==> job 5416 <==
## CPU
module CPU(
				clk,
			  rst_n,
		   IO_stall,
         awid_m_inf,
       awaddr_m_inf,
       awsize_m_inf,
      awburst_m_inf,
        awlen_m_inf,
      awvalid_m_inf,
      awready_m_inf,
        wdata_m_inf,
        wlast_m_inf,
       wvalid_m_inf,
       wready_m_inf,
          bid_m_inf,
        bresp_m_inf,
       bvalid_m_inf,
       bready_m_inf,
         arid_m_inf,
       araddr_m_inf,
        arlen_m_inf,
       arsize_m_inf,
      arburst_m_inf,
      arvalid_m_inf,
      arready_m_inf, 
          rid_m_inf,
        rdata_m_inf,
        rresp_m_inf,
        rlast_m_inf,
       rvalid_m_inf,
       rready_m_inf 
);
clock: 3.8 ns
lec_check: 0
cap_margin: 35
core_margin: 2
core_utilization: 43
cts_cluster_size: 11
gpl_routability_driven: 0
hold_slack_margin: 0.03
setup_slack_margin: -0.12
slew_margin: 20
tns_end_percent: 75
run.sh (not shown) runs the stock make flow with config.mk's settings and CLKGATE_MAP_FILE=.
==> job 2809 (differences from job 5416) <==
- CAP_MARGIN: 35 -> 5
- CORE_UTILIZATION: 43 -> 70
- CTS_CLUSTER_DIAMETER: default -> 245
- CTS_CLUSTER_SIZE: 11 -> 14
- GPL_ROUTABILITY_DRIVEN: 0 -> default
- HOLD_SLACK_MARGIN: 0.03 -> -0.08
- SETUP_SLACK_MARGIN: -0.12 -> -0.4
- SLEW_MARGIN: 20 -> 40
- TNS_END_PERCENT: 75 -> default
==> flow/constraint.sdc (replaced) <==
create_clock -name core_clock -period 4.08 [get_ports {clk}]
set_input_delay 0.8160 -clock core_clock [delete_from_list [all_inputs] [get_ports {clk}]]
set_output_delay 0.8160 -clock core_clock [all_outputs]
set_load 0.01 [all_outputs]
==> comparison table <==
item	job 2809	job 5416
Cell area after placement	30700 um^2	31200 um^2
Pre-CTS setup slack	-1.17 ns	-1.59 ns
Total power of the final layout	8030 uW	9850 uW
Total number of warnings across the stage logs	68	65
Number of cells in the design after placement	3693	4040
Vias	26400	25300
Design Area, Final	32200 um^2	33200 um^2
Multi-input gate area	16300 um^2	16200 um^2
Final antenna diode count	3	1
Power share of the clock group	0.406	0.480
Startpoint of the worst-slack reg-to-reg timing path	rs_data[5]	rs_data[7]
Largest net degree at the start of global routing	102	82
Accumulated negative setup slack	-10.16 ns	-11.38 ns
Final setup violation count	20	18
Signed area change from the synthesized netlist to the final layout	11.8%	15.5%
Global-route wire length before repair	157000 um	162000 um
M1 wire length	35000 um	41000 um
Run status	finished with violations	finished with violations
Layout check failures	negative setup slack	negative setup slack
Met3 capacity usage during global routing	0.200	0.0910
Max incr delay on CP	0.59 ns	0.56 ns

========
==> 09-14 <==
Starting RTL as in the previous note.
## CPU
module CPU(
				clk,
			  rst_n,
		   IO_stall,
         awid_m_inf,
       awaddr_m_inf,
       awsize_m_inf,
      awburst_m_inf,
        awlen_m_inf,
      awvalid_m_inf,
      awready_m_inf,
        wdata_m_inf,
        wlast_m_inf,
       wvalid_m_inf,
       wready_m_inf,
          bid_m_inf,
        bresp_m_inf,
       bvalid_m_inf,
       bready_m_inf,
         arid_m_inf,
       araddr_m_inf,
        arlen_m_inf,
       arsize_m_inf,
      arburst_m_inf,
      arvalid_m_inf,
      arready_m_inf, 
          rid_m_inf,
        rdata_m_inf,
        rresp_m_inf,
        rlast_m_inf,
       rvalid_m_inf,
       rready_m_inf 
);
clock: 5.41 ns
lec_check: 0
cap_margin: 20
core_margin: 2
core_utilization: 72
cts_cluster_diameter: 29
cts_cluster_size: 48
place_density_lb_addon: 0.26
setup_slack_margin: 1.31
slew_margin: 20
==> 04-13 (differences from 09-14) <==
- CORE_UTILIZATION: 72 -> 64
- CTS_CLUSTER_DIAMETER: 29 -> default
- CTS_CLUSTER_SIZE: 48 -> default
- PLACE_DENSITY_LB_ADDON: 0.26 -> default
- SETUP_SLACK_MARGIN: 1.31 -> default
==> flow/constraint.sdc (replaced) <==
create_clock -name core_clock -period 4.06 [get_ports {clk}]
set_input_delay 0.8120 -clock core_clock [delete_from_list [all_inputs] [get_ports {clk}]]
set_output_delay 0.8120 -clock core_clock [all_outputs]
set_load 0.01 [all_outputs]
==> 09-16 (differences from 09-14) <==
- CTS_CLUSTER_DIAMETER: 29 -> default
- CTS_CLUSTER_SIZE: 48 -> 33
- PLACE_DENSITY: default -> 0.67
- PLACE_DENSITY_LB_ADDON: 0.26 -> default
- SETUP_SLACK_MARGIN: 1.31 -> default
==> flow/constraint.sdc (replaced) <==
create_clock -name core_clock -period 4.06 [get_ports {clk}]
set_input_delay 0.8120 -clock core_clock [delete_from_list [all_inputs] [get_ports {clk}]]
set_output_delay 0.8120 -clock core_clock [all_outputs]
set_load 0.01 [all_outputs]
==> comparison <==
The highest sequential share of layout area belongs to 09-16, the lowest to 09-14.
The lowest non-clock buffer count belongs to 09-14, the highest to 09-16.
Synthesized cell count is the same in 09-16 and 04-13.
Die area is the same in 09-16 and 09-14.
04-13 reached the layout checks and failed them: setup timing. 09-14 ran to the end with violations: setup timing. 09-16 finished but failed the layout checks on setup timing.
Synthesized area is the same in 09-14 and 04-13.
Of 09-16 and 09-14, 09-14 has the higher global-route usage (gap 1.5 points).

========
==> v38: inputs <==
Starting RTL as in the previous note.
Settings: LEC_CHECK=0, CAP_MARGIN=0, CELL_PAD_IN_SITES_DETAIL_PLACEMENT=1, CORE_ASPECT_RATIO=0.74, CORE_MARGIN=4, CORE_UTILIZATION=53, CTS_CLUSTER_DIAMETER=314, GPL_TIMING_DRIVEN=0, MIN_ROUTING_LAYER=met2, SETUP_SLACK_MARGIN=1.0, SLEW_MARGIN=30, TNS_END_PERCENT=95; clock period 6.0 ns.
==> v6 (differences from v38) <==
- CAP_MARGIN: 0 -> 20
- CELL_PAD_IN_SITES_DETAIL_PLACEMENT: 1 -> not set
- CORE_ASPECT_RATIO: 0.74 -> not set
- CORE_MARGIN: 4 -> 2
- CORE_UTILIZATION: 53 -> 72
- CTS_CLUSTER_DIAMETER: 314 -> not set
- CTS_CLUSTER_SIZE: not set -> 37
- GPL_TIMING_DRIVEN: 0 -> not set
- MIN_ROUTING_LAYER: met2 -> not set
- PLACE_DENSITY_LB_ADDON: not set -> 0.28
- SETUP_SLACK_MARGIN: 1.0 -> 1.07
- SLEW_MARGIN: 30 -> 20
- TNS_END_PERCENT: 95 -> 5
==> flow/constraint.sdc (replaced) <==
create_clock -name core_clock -period 3.64 [get_ports {clk}]
set_input_delay 0.7280 -clock core_clock [delete_from_list [all_inputs] [get_ports {clk}]]
set_output_delay 0.7280 -clock core_clock [all_outputs]
set_load 0.01 [all_outputs]
==> v9 (differences from v38) <==
- CAP_MARGIN: 0 -> 20
- CELL_PAD_IN_SITES_DETAIL_PLACEMENT: 1 -> not set
- CORE_ASPECT_RATIO: 0.74 -> not set
- CORE_MARGIN: 4 -> 2
- CORE_UTILIZATION: 53 -> 67
- CTS_CLUSTER_DIAMETER: 314 -> not set
- CTS_CLUSTER_SIZE: not set -> 14
- GPL_TIMING_DRIVEN: 0 -> not set
- MIN_ROUTING_LAYER: met2 -> not set
- SETUP_SLACK_MARGIN: 1.0 -> -0.4
- SLEW_MARGIN: 30 -> 20
- TNS_END_PERCENT: 95 -> not set
==> flow/constraint.sdc (replaced) <==
create_clock -name core_clock -period 4.34 [get_ports {clk}]
set_input_delay 0.8680 -clock core_clock [delete_from_list [all_inputs] [get_ports {clk}]]
set_output_delay 0.8680 -clock core_clock [all_outputs]
set_load 0.01 [all_outputs]
==> qor summary <==
WL/cell: v9 28.5 microns; v38 -; v6 30.9 microns
Post-route non-filler standard cell count: v9 3794; v38 -; v6 3811
Filler cell count in the final layout: v9 2837; v38 -; v6 2090
Clock power share: v9 48.0%; v38 -; v6 47.1%
Row count: v9 75; v38 73; v6 73
Run status: v9 complete, but fails checks; v38 stopped before the end; v6 complete, but fails checks
Failing step: v9 -; v38 global routing (5_1_grt); v6 -
Violated checks: v9 negative setup slack; v38 -; v6 negative setup slack
GP Congestion: v9 1.01; v38 1.39; v6 1.07
Data arrival time of the critical path: v9 5.58 ns; v38 -; v6 5.76 ns
R2R cell count: v9 19; v38 -; v6 23
Crit path launch: v9 rt_data[5]; v38 -; v6 rs_data[2]
Half-perimeter wire length of the detailed placement result: v9 71.0 mm; v38 113 mm; v6 73.7 mm
Endpoint of the lowest-slack register-to-register path: v9 rd_data[13]; v38 -; v6 rd_data[13]
Clock latency reported for the late side of the worst-skew pair: v9 0.62 ns; v38 -; v6 0.61 ns
Number of I/O port buffers: v9 99; v38 97; v6 99
Length of routed wiring on met1: v9 36.4 mm; v38 -; v6 36.9 mm
Placement-stage worst setup slack: v9 -0.941 ns; v38 -0.447 ns; v6 -1.71 ns
Critical Path Slowest Stage Cell: v9 fa_1; v38 -; v6 fa_1
Die Ht: v9 211 microns; v38 208 microns; v6 204 microns
Comb area: v9 0.0163 sq mm; v38 -; v6 0.0168 sq mm
Seq/total area: v9 32.7%; v38 -; v6 32.0%
Post-cts sizing count: v9 61; v38 155; v6 269
Cell Count Post-Placement: v9 3691; v38 4027; v6 3708
Type of the worst setup path: v9 reg2reg; v38 -; v6 reg2reg
Max-capacitance violation count: v9 0; v38 -; v6 0
Power is estimated from default activity; no workload was simulated.
